// IOTDF
module IOTDF( clk, rst, in_en, iot_in, fn_sel, busy, valid, iot_out);
Settings: LEC_CHECK=0, ABC_AREA=0, CAP_MARGIN=5, CELL_PAD_IN_SITES_DETAIL_PLACEMENT=1, CELL_PAD_IN_SITES_GLOBAL_PLACEMENT=3, CORE_MARGIN=2, CORE_UTILIZATION=22, HOLD_SLACK_MARGIN=0.09, PLACE_DENSITY=0.58, SETUP_SLACK_MARGIN=0.57, SLEW_MARGIN=20; clock period 2.64 ns.
run.sh (not shown) runs the stock make flow with config.mk's settings and CLKGATE_MAP_FILE=.
Rerun with:
ABC_AREA = default   (was 0)
CAP_MARGIN = 20   (was 5)
CELL_PAD_IN_SITES_DETAIL_PLACEMENT = default   (was 1)
CELL_PAD_IN_SITES_GLOBAL_PLACEMENT = default   (was 3)
CORE_UTILIZATION = 59   (was 22)
CTS_CLUSTER_SIZE = 99   (was default)
HOLD_SLACK_MARGIN = default   (was 0.09)
PLACE_DENSITY = default   (was 0.58)
SETUP_SLACK_MARGIN = default   (was 0.57)
clock period = 4.88 ns   (was 2.64 ns; I/O delays follow)
=> The new run completed with no timing, DRC or antenna violations; routed wire length went down by a quarter to a third; total power went down by well over a third; non-clock buffer count went down by 980; synthesized area does not change; setup slack improved by 1.3 ns.
Rerun with:
CORE_UTILIZATION = 70   (was 59)
CTS_CLUSTER_SIZE = 33   (was 99)
MAX_ROUTING_LAYER = met4   (was default)
clock period = 2.74 ns   (was 4.88 ns; I/O delays follow)
Result: The changed run finished but fails on negative setup slack. Flip-flop count stays the same. Final area rises by about 7%. Maximum frequency rises by 26%. Clock skew falls by 0.0097 ns. Hold slack got worse by 0.085 ns. Via count rises by 11%.
Rerun with:
CORE_UTILIZATION = 52   (was 70)
CTS_CLUSTER_SIZE = default   (was 33)
MAX_ROUTING_LAYER = default   (was met4)
clock period = 4.18 ns   (was 2.74 ns; I/O delays follow)
- The new run finished clean
- power is lower by 36%
- via count went down by 9.1%
- wire length decreases by 0.65%
- clock power shrinks by 33%
- final area fell by 4.7%
- first-iteration DRC count decreases by 25%
- core utilization goes down by 25 points
- synthesized area is unchanged


Setup of v33:
Starting RTL as in the previous note.
clock: 2.21 ns
lec_check: 0
cap_margin: 20
core_margin: 2
core_utilization: 70
cts_cluster_diameter: 313
cts_cluster_size: 24
hold_slack_margin: -0.04
slew_margin: 20
Status: v33 FAILED at global routing (tool error)
The inputs of v47 differ from those of v33 as listed below.
Settings: changing CORE_UTILIZATION from 70 to 58; removing CTS_CLUSTER_DIAMETER (formerly 313); removing CTS_CLUSTER_SIZE (formerly 24); removing HOLD_SLACK_MARGIN (formerly -0.04); changing the clock period (ns, I/O delays scaled along) from 2.21 to 2.57.
Results
- v47 finished all stages; however, its layout fails the closing checks, the failures being setup timing.
- Diff v47..v33 | synthesized-area fraction occupied by ao, oa, aoi and oai cells | unchanged
- Compared with v33, in v47 area of the synthesized netlist per yosys stat comparable, site row count now larger.
Relative to v47, the following input files were edited for v10:
Settings: changing CORE_UTILIZATION from 58 to 35; changing the clock period (ns, I/O delays scaled along) from 2.57 to 3.74.
Findings:
- v10 has completed all stages; timing, DRC and antenna checks passed.
- Total I/O pin count came out exactly the same in v10 and v47.
- sky130_fd_sc_hd__nor2_1 as the slowest stage cell on the critical path was reported by v10, and sky130_fd_sc_hd__dfrtp_2 by v47.
- Cmp v10 and v47 / share of the final layout cell area in sequential cells / higher: v10
- When the final numbers for v10 and v47 were put side by side, the number of filler cells placed in the layout turned out to be greater in v10.
The inputs of v1 differ from those of v10 as listed below.
Settings: setting ABC_AREA to 1 for the first time; setting PLACE_DENSITY_LB_ADDON to 0.02 for the first time; changing CORE_UTILIZATION from 35 to 72; changing the clock period (ns, I/O delays scaled along) from 3.74 to 3.93.
Results
v1 vs. v10: total of clock buffers placed in the layout went down by 2.8%. Multi-input combinational area share in v1 vs v10: up 0.95 points. Of v10 and v1, the higher via density per instance belongs to v1.
For v57, these inputs were changed with respect to v1:
Settings: ABC_AREA: 1 -> unset; MAX_ROUTING_LAYER: unset -> met4; CTS_CLUSTER_DIAMETER: unset -> 376; SETUP_SLACK_MARGIN: unset -> -0.39; CTS_CLUSTER_SIZE: unset -> 25.
[summary]
Both conditions hold for v57: the flow ran to the end and the final layout passed the timing, design-rule and antenna checks.
Against v1, sum of routed wire segments on met1 in v57 fell by a few percent.
v1 ended up with simple AND/OR/NAND/NOR gates as its largest combinational cell category by area; v57 ended up with AND-OR/OR-AND gates.
Of the two values seen for uppermost layer routed, met4 was produced by v57 and met5 by v1.
Summary — clock-pin slew on the worst setup and hold paths, v57 relative to v1: higher, by 0.05 ns.
v57 ended up with a lower number of fillers in the final layout than v1 did.
For v59, these inputs were changed with respect to v57:
Settings: CORE_UTILIZATION changed from 72 to 65; MAX_ROUTING_LAYER removed (was met4); CTS_CLUSTER_DIAMETER removed (was 376); CTS_CLUSTER_SIZE removed (was 25); SETUP_SLACK_MARGIN removed (was -0.39); PLACE_DENSITY_LB_ADDON removed (was 0.02).
## What came out
- v57 -> v59: aggregate global routing overflow delta 0, exact match
- On v59: routed length on met2 is about 3.7% higher than what v57 gave.
- Looking at part of the cycle the worst path needs, v59 sits below v57.
- Higher count of clock-buffer cells in the layout goes to v59 over v57.
- Summary — flop share of the area, v59 relative to v57: lower, by 2.0 points.
- Count of nets after finishing: v59 higher than v57
- The initial antenna violation count in v59 was higher than what v57 gave.
No activity file was given, so power comes from the tool's default toggle rates.
